indigo:
==> flow/design.v (excerpt) <==
module alu_add (
    input   logic           clk_i,
    input   logic           rst_i,
    input   logic [36:0]    left_i,      
    input   logic [36:0]    right_i,     
    output  logic           in_ready_o,
    input   logic           in_valid_i,
    output  logic [36:0]    result_o,    
    input   logic           out_ready_i,
    output  logic           out_valid_o
);
typedef enum logic [1:0] {
    S_IDLE,
    S_NORMALIZE,
    S_ADD,
    S_RENORMALIZE
} state_t;
state_t state_d, state_q;
logic [$clog2(calc_pkg::NumDigits):0] counter_d, counter_q;
logic in_ready_d, in_ready_q;
logic out_valid_d, out_valid_q;
assign out_valid_o = out_valid_q;
assign in_ready_o = in_ready_q;
calc_pkg::num_t left_d, left_q;
calc_pkg::num_t right_d, right_q;
calc_pkg::num_t result_d, result_q;
calc_pkg::bcd_t result_extra_d, result_extra_q;
logic carryborrow_d, carryborrow_q;
assign result_o = out_valid_q ? result_q : '0;
logic [4:0] nibble_sum;
always_comb begin
    nibble_sum = 'x;
    carryborrow_d = carryborrow_q;
    if (state_q != S_ADD) begin
        carryborrow_d = 0;
    end else if (left_q.sign == right_q.sign) begin
        nibble_sum =
            left_q.significand[counter_q]
            + right_q.significand[counter_q]
            + 4'(carryborrow_q);
        if (nibble_sum >= 10) begin
            nibble_sum += 6;
        end
        carryborrow_d = nibble_sum[4];
    end else begin
        if (left_q.significand > right_q.significand) begin
            nibble_sum =
                6'(left_q.significand[counter_q])
                - 6'(right_q.significand[counter_q])
                - 6'(carryborrow_q);
        end else begin
            nibble_sum =
                6'(right_q.significand[counter_q])
                - 6'(left_q.significand[counter_q])
                - 6'(carryborrow_q);
        end
        carryborrow_d = nibble_sum[4];
        if ($signed(nibble_sum) < 0) begin
            nibble_sum += 10;
        end
    end
end
always_comb begin
    state_d = state_q;
    out_valid_d = out_valid_q;
    in_ready_d = in_ready_q;
    counter_d = counter_q;
    left_d = left_q;
    right_d = right_q;
    result_d = result_q;
    result_extra_d = result_extra_q;
    unique case (state_q)
        S_IDLE: begin
            result_d = '0;
            if (in_valid_i) begin
  ...
Size in the first run: about 120 flip-flops, ~120 I/O pins, ~0.0087 mm2 of cells after synthesis.
make LEC_CHECK=0 CAP_MARGIN=35 CORE_MARGIN=2 CORE_UTILIZATION=38 MAX_ROUTING_LAYER=met5 PLACE_DENSITY_LB_ADDON=0.05 SETUP_SLACK_MARGIN=0.76 SLEW_MARGIN=15 TNS_END_PERCENT=45 finish   # period 6.2 ns
run.sh (not shown) runs the stock make flow with config.mk's settings and CLKGATE_MAP_FILE=.
indigo closes out successfully: all stages finished, all timing, DRC and antenna checks passed.
The following lists how nickel was set up differently from indigo:
# indigo
export LEC_CHECK = 0
export CAP_MARGIN = 35
export CORE_MARGIN = 2
export CORE_UTILIZATION = 38
export MAX_ROUTING_LAYER = met5
export PLACE_DENSITY_LB_ADDON = 0.05
export SETUP_SLACK_MARGIN = 0.76
export SLEW_MARGIN = 15
export TNS_END_PERCENT = 45
create_clock -name core_clock -period 6.2 [get_ports {clk_i}]
# nickel
export LEC_CHECK = 0
export CAP_MARGIN = 35
export CORE_MARGIN = 2
export CORE_UTILIZATION = 65
export MAX_ROUTING_LAYER = met5
export SLEW_MARGIN = 15
export TNS_END_PERCENT = 45
create_clock -name core_clock -period 3.96 [get_ports {clk_i}]
## What came out
nickel ends up with a number of detailed-route iterations in the first pass that is 1 higher than in indigo. Part of the cycle the worst path needs, nickel and indigo, lower one = indigo. On global-route usage over all layers, the higher figure sits with nickel, not indigo. Compare nickel and indigo | tally of clock buffers in the finished layout lower: indigo. nickel vs. indigo: finished layout cell area now sits higher, placeable core area now sits lower, worst setup slack now sits lower.
Input-level comparison between onyx and nickel:
# nickel
export LEC_CHECK = 0
export CAP_MARGIN = 35
export CORE_MARGIN = 2
export CORE_UTILIZATION = 65
export MAX_ROUTING_LAYER = met5
export SLEW_MARGIN = 15
export TNS_END_PERCENT = 45
create_clock -name core_clock -period 3.96 [get_ports {clk_i}]
# onyx
export LEC_CHECK = 0
export CAP_MARGIN = 35
export CORE_ASPECT_RATIO = 0.92
export CORE_MARGIN = 2
export CORE_UTILIZATION = 70
export MAX_ROUTING_LAYER = met5
export PLACE_DENSITY_LB_ADDON = 0.05
export SLEW_MARGIN = 15
export TNS_END_PERCENT = 45
create_clock -name core_clock -period 4.52 [get_ports {clk_i}]
--- outcome ---
Taking nickel as the reference, in onyx sequential share of layout area higher, setup slack after layout higher.
Looking at number of iterations in the first detailed-routing pass, onyx sits 3 above nickel.
Compared with nickel, in onyx power attributed to the clock group decreased by about 5% relative to the old numbers, power decreased by 13% relative to the old numbers, non-clock buffer count decreased by 12% relative to the old numbers.
Per the comparison of onyx with nickel, global-route usage up 4.9 points, routed wire length now sits higher.


build 21:
The RTL this note starts from:
==> flow/design.v <==
package calc_pkg;
    typedef struct packed {
        logic on;
        logic off;
        logic mem_rc;
        logic mem_sub;
        logic mem_add;
        logic op_percent;
        logic op_sqrt;
        logic op_div;
        logic op_mul;
        logic op_sub;
        logic op_add;
        logic op_eq;
        logic dot;
        logic num_1;
        logic num_2;
        logic num_3;
        logic num_4;
        logic num_5;
        logic num_6;
        logic num_7;
        logic num_8;
        logic num_9;
        logic num_0;
    } buttons_t;
    typedef enum logic [4:0] {
        B_NONE,          
        B_ON,            
        B_OFF,           
        B_MEM_RC,        
        B_MEM_SUB,       
        B_MEM_ADD,       
        B_OP_PERCENT,    
        B_OP_SQRT,       
        B_OP_DIV,        
        B_OP_MUL,        
        B_OP_SUB,        
        B_OP_ADD,        
        B_OP_EQ,         
        B_DOT,           
        B_NUM_1,         
        B_NUM_2,         
        B_NUM_3,         
        B_NUM_4,         
        B_NUM_5,         
        B_NUM_6,         
        B_NUM_7,         
        B_NUM_8,         
        B_NUM_9,         
        B_NUM_0,         
        B_UNKNOWN        
    } active_button_t;
    function automatic logic isNumberButton(active_button_t active_button);
        isNumberButton = ((active_button >= calc_pkg::B_NUM_1) && (active_button <= calc_pkg::B_NUM_0));
    endfunction
    function automatic logic isOpButton(active_button_t active_button);
        isOpButton = ((active_button >= calc_pkg::B_OP_DIV) && (active_button <= calc_pkg::B_OP_ADD));
    endfunction
    function automatic logic isEqButton(active_button_t active_button);
        isEqButton = (active_button == calc_pkg::B_OP_EQ);
    endfunction
    function automatic logic isDotButton(active_button_t active_button);
        isDotButton = (active_button == calc_pkg::B_DOT);
    endfunction
    typedef logic [3:0] bcd_t;
    function automatic logic [6:0] bcd2segments(bcd_t bcd);
        unique case (bcd)
            4'd0: bcd2segments = 7'b1111110;
            4'd1: bcd2segments = 7'b0110000;
            4'd2: bcd2segments = 7'b1101101;
            4'd3: bcd2segments = 7'b1111001;
            4'd4: bcd2segments = 7'b0110011;
            4'd5: bcd2segments = 7'b1011011;
            4'd6: bcd2segments = 7'b1011111;
            4'd7: bcd2segments = 7'b1110000;
            4'd8: bcd2segments = 7'b1111111;
            4'd9: bcd2segments = 7'b1111011;
            default: bcd2segments = 7'bxxxxxxx;
        endcase
    endfunction
    typedef enum logic [1:0] {
        OP_NONE,
        OP_ADD,
        OP_MUL,
        OP_DIV
    } op_t;
    function automatic op_t button2op(active_button_t active_button);
        unique case (active_button)
            calc_pkg::B_OP_DIV: button2op = calc_pkg::OP_DIV;
            calc_pkg::B_OP_MUL: button2op = calc_pkg::OP_MUL;
            calc_pkg::B_OP_SUB: button2op = calc_pkg::OP_ADD;
            calc_pkg::B_OP_ADD: button2op = calc_pkg::OP_ADD;
            default: button2op = calc_pkg::OP_NONE;
        endcase
    endfunction
    function automatic bcd_t button2bcd(active_button_t active_button);
        unique case (active_button)
            calc_pkg::B_NUM_1: button2bcd = 1;
            calc_pkg::B_NUM_2: button2bcd = 2;
            calc_pkg::B_NUM_3: button2bcd = 3;
            calc_pkg::B_NUM_4: button2bcd = 4;
            calc_pkg::B_NUM_5: button2bcd = 5;
            calc_pkg::B_NUM_6: button2bcd = 6;
            calc_pkg::B_NUM_7: button2bcd = 7;
            calc_pkg::B_NUM_8: button2bcd = 8;
            calc_pkg::B_NUM_9: button2bcd = 9;
            calc_pkg::B_NUM_0: button2bcd = 0;
            default: button2bcd = 0;
        endcase
    endfunction
    parameter NumDigits = 8;
    typedef logic unsigned [$clog2(NumDigits)-1:0] exponent_t;
    typedef struct packed {
        logic error;
        logic sign;
        exponent_t exponent;
        bcd_t [NumDigits-1:0] significand;
    } num_t;
    function automatic num_t neg(num_t num);
        neg = num;
        neg.sign = !num.sign;
    endfunction
endpackage
module alu_add (
    input   logic           clk_i,
    input   logic           rst_i,
    input   logic [36:0]    left_i,      
    input   logic [36:0]    right_i,     
    output  logic           in_ready_o,
    input   logic           in_valid_i,
    output  logic [36:0]    result_o,    
    input   logic           out_ready_i,
    output  logic           out_valid_o
);
typedef enum logic [1:0] {
    S_IDLE,
    S_NORMALIZE,
    S_ADD,
    S_RENORMALIZE
} state_t;
state_t state_d, state_q;
logic [$clog2(calc_pkg::NumDigits):0] counter_d, counter_q;
logic in_ready_d, in_ready_q;
logic out_valid_d, out_valid_q;
assign out_valid_o = out_valid_q;
assign in_ready_o = in_ready_q;
calc_pkg::num_t left_d, left_q;
calc_pkg::num_t right_d, right_q;
calc_pkg::num_t result_d, result_q;
calc_pkg::bcd_t result_extra_d, result_extra_q;
logic carryborrow_d, carryborrow_q;
assign result_o = out_valid_q ? result_q : '0;
logic [4:0] nibble_sum;
always_comb begin
    nibble_sum = 'x;
    carryborrow_d = carryborrow_q;
    if (state_q != S_ADD) begin
        carryborrow_d = 0;
    end else if (left_q.sign == right_q.sign) begin
        nibble_sum =
            left_q.significand[counter_q]
            + right_q.significand[counter_q]
            + 4'(carryborrow_q);
        if (nibble_sum >= 10) begin
            nibble_sum += 6;
        end
        carryborrow_d = nibble_sum[4];
    end else begin
        if (left_q.significand > right_q.significand) begin
            nibble_sum =
                6'(left_q.significand[counter_q])
                - 6'(right_q.significand[counter_q])
                - 6'(carryborrow_q);
        end else begin
            nibble_sum =
                6'(right_q.significand[counter_q])
                - 6'(left_q.significand[counter_q])
                - 6'(carryborrow_q);
        end
        carryborrow_d = nibble_sum[4];
        if ($signed(nibble_sum) < 0) begin
            nibble_sum += 10;
        end
    end
end
always_comb begin
    state_d = state_q;
    out_valid_d = out_valid_q;
    in_ready_d = in_ready_q;
    counter_d = counter_q;
    left_d = left_q;
    right_d = right_q;
    result_d = result_q;
    result_extra_d = result_extra_q;
    unique case (state_q)
        S_IDLE: begin
            result_d = '0;
            if (in_valid_i) begin
                left_d = left_i;
                right_d = right_i;
                state_d = S_NORMALIZE;
                in_ready_d = 0;
            end
        end
        S_NORMALIZE: begin
            if (left_q.exponent < right_q.exponent) begin
                left_d.significand = (left_q.significand >> 4);
                left_d.exponent++;
            end else if (left_q.exponent > right_q.exponent) begin
                right_d.significand = (right_q.significand >> 4);
                right_d.exponent++;
            end else begin
                state_d = S_ADD;
                counter_d = 0;
            end
        end
        S_ADD: begin
            result_d.exponent = left_q.exponent;
            if (left_q.sign == right_q.sign) begin
                result_extra_d = carryborrow_d;
            end
            if (left_q.significand > right_q.significand) begin
                result_d.sign = left_q.sign;
            end else begin
                result_d.sign = right_q.sign;
            end
            result_d.significand[counter_q] = 4'(nibble_sum);
            counter_d++;
            if (counter_d == calc_pkg::NumDigits) begin
                state_d = S_RENORMALIZE;
            end
        end
        S_RENORMALIZE: begin
            if (result_extra_q != '0) begin  
                result_extra_d = '0;
                result_d.significand = ({result_extra_q, result_q.significand} >> 4);
                result_d.exponent++;
                if (result_d.exponent == 0)
                    result_d.error = 1;
            end else if ((result_q.exponent != 0) && (result_q.significand[calc_pkg::NumDigits-1] == 0)) begin  
                result_d.significand = (result_q.significand << 4);
                result_d.exponent--;
            end else begin  
                out_valid_d = 1;
                if (result_d.significand == 0)
                    result_d.sign = 0;
                if (out_valid_q && out_ready_i) begin
                    state_d = S_IDLE;
                    out_valid_d = 0;
                    in_ready_d = 1;
                    result_d = '0;
                end
            end
        end
    endcase
end
always_ff @(posedge clk_i) begin
    if (rst_i) begin
        state_q <= S_IDLE;
        out_valid_q <= 0;
        in_ready_q <= 1;
        counter_q <= '0;
        left_q <= '0;
        right_q <= '0;
        result_q <= '0;
        result_extra_q <= '0;
        carryborrow_q <= 0;
    end else begin
        state_q <= state_d;
        out_valid_q <= out_valid_d;
        in_ready_q <= in_ready_d;
        counter_q <= counter_d;
        left_q <= left_d;
        right_q <= right_d;
        result_q <= result_d;
        result_extra_q <= result_extra_d;
        carryborrow_q <= carryborrow_d;
    end
end
endmodule
make LEC_CHECK=0 CAP_MARGIN=20 CORE_MARGIN=2 CORE_UTILIZATION=40 CTS_CLUSTER_DIAMETER=353 CTS_CLUSTER_SIZE=98 PLACE_DENSITY_LB_ADDON=0.3 SLEW_MARGIN=20 TNS_END_PERCENT=40 finish   # period 10.0 ns
Having completed the whole flow, build 21 delivered a layout that passed the timing, DRC and antenna checks.
The inputs of build 17 differ from those of build 21 as listed below.
diff --git a/flow/config.mk b/flow/config.mk
--- a/flow/config.mk
+++ b/flow/config.mk
@@ -7,0 +8 @@
+export ABC_AREA = 1
@@ -10,4 +11 @@
-export CORE_UTILIZATION = 40
-export CTS_CLUSTER_DIAMETER = 353
-export CTS_CLUSTER_SIZE = 98
-export PLACE_DENSITY_LB_ADDON = 0.3
+export CORE_UTILIZATION = 68
@@ -15 +12,0 @@
-export TNS_END_PERCENT = 40
==> flow/constraint.sdc <==
create_clock -name core_clock -period 4.73 [get_ports {clk_i}]
set_input_delay 0.9460 -clock core_clock [delete_from_list [all_inputs] [get_ports {clk_i}]]
set_output_delay 0.9460 -clock core_clock [all_outputs]
set_load 0.01 [all_outputs]
Notes after the runs:
Build 17 reached the end of the flow, and the finished layout is clean on the timing, DRC and antenna checks.
[compare] base=build 21 new=build 17: final design utilization has increased; summed standard-cell area reported by yosys increased 60 um2; layout overhead on the synthesized area lower.
Going from build 21 to build 17, fraction of the mapped netlist area in adder cells has remained practically unchanged, fraction of the yosys area taken by sequential cells has decreased, highest ir drop seen on vdd has increased, clock buffer count has decreased, sequential power has increased.
[inputs] build 93 vs build 17
diff --git a/flow/config.mk b/flow/config.mk
--- a/flow/config.mk
+++ b/flow/config.mk
@@ -8 +7,0 @@
-export ABC_AREA = 1
@@ -11 +10,3 @@
-export CORE_UTILIZATION = 68
+export CORE_UTILIZATION = 72
+export CTS_CLUSTER_SIZE = 80
+export PLACE_DENSITY = 0.37
==> flow/constraint.sdc <==
create_clock -name core_clock -period 3.94 [get_ports {clk_i}]
set_input_delay 0.7880 -clock core_clock [delete_from_list [all_inputs] [get_ports {clk_i}]]
set_output_delay 0.7880 -clock core_clock [all_outputs]
set_load 0.01 [all_outputs]
==> comparison <==
- STATUS run=build 93 STAGES=ALL_DONE FINAL_CHECKS=FAILED CAUSE=negative setup slack
- Summary of build 93 over build 17: area of the synthesized netlist per yosys stat decreased about 0.7%, sum of routed wire length over all layers grew by 10000 um.
- Build 17 reports its worst setup path endpoint as result_q[29]$_SDFFE_PP0P_ while build 93 reports result_q[27]$_SDFFE_PP0P_.
- Diff build 17 -> build 93: iteration count of the initial detailed-routing pass has increased, final area went up, wire length of the first global-routing pass grew by about 9%, worst hold margin now larger, average wire length per cell after detail routing increased by 72% relative to the old numbers.
### build 93 -> build 6
diff --git a/flow/config.mk b/flow/config.mk
--- a/flow/config.mk
+++ b/flow/config.mk
@@ -10,3 +10,2 @@
-export CORE_UTILIZATION = 72
-export CTS_CLUSTER_SIZE = 80
-export PLACE_DENSITY = 0.37
+export CORE_UTILIZATION = 70
+export CTS_CLUSTER_SIZE = 22
## What came out
Status build 6: flow complete, layout not clean - negative setup slack. Shortest period the worst path allows for build 6 is lower than for build 93. Delta (build 6 minus build 93): proportion of power drawn by the clock network shows an increase of 3.1 points; routability congestion estimate shows a reduction of 6.8%; final-report max-slew violation count shows no meaningful change; final non-filler cell total shows an increase of 17; summed area of non-filler cells in the final layout shows a reduction of 69 um2. Build 6 vs. build 93: logic share of the area saw a decrease, share of the clock period used by the worst path after layout saw a decrease.
Setup changes, build 6 to build 37
diff --git a/flow/config.mk b/flow/config.mk
--- a/flow/config.mk
+++ b/flow/config.mk
@@ -10,2 +10,2 @@
-export CORE_UTILIZATION = 70
-export CTS_CLUSTER_SIZE = 22
+export CORE_UTILIZATION = 68
+export CTS_CLUSTER_DIAMETER = 350
==> flow/constraint.sdc <==
create_clock -name core_clock -period 4.3 [get_ports {clk_i}]
set_input_delay 0.8600 -clock core_clock [delete_from_list [all_inputs] [get_ports {clk_i}]]
set_output_delay 0.8600 -clock core_clock [all_outputs]
set_load 0.01 [all_outputs]
Findings:
Build 37 was carried through to the last stage, and its layout satisfied the timing, DRC and antenna checks.
Summary: with build 6 as the reference, peak ir drop on the vdd network in build 37 moved down by more than a quarter.
Across both runs, total power was lower for build 37 than for build 6.
Die extent in x came out higher on build 37 than on build 6.
Setup slack: build 37 vs build 6 up 490 ps
Higher power consumed by combinational cells goes to build 6 over build 37.
The worst slack on hold paths of build 37 is lower than that of build 6.
Against build 6, build 37 comes in 5.4 points lower on global-route usage.
Power is estimated from default activity; no workload was simulated.
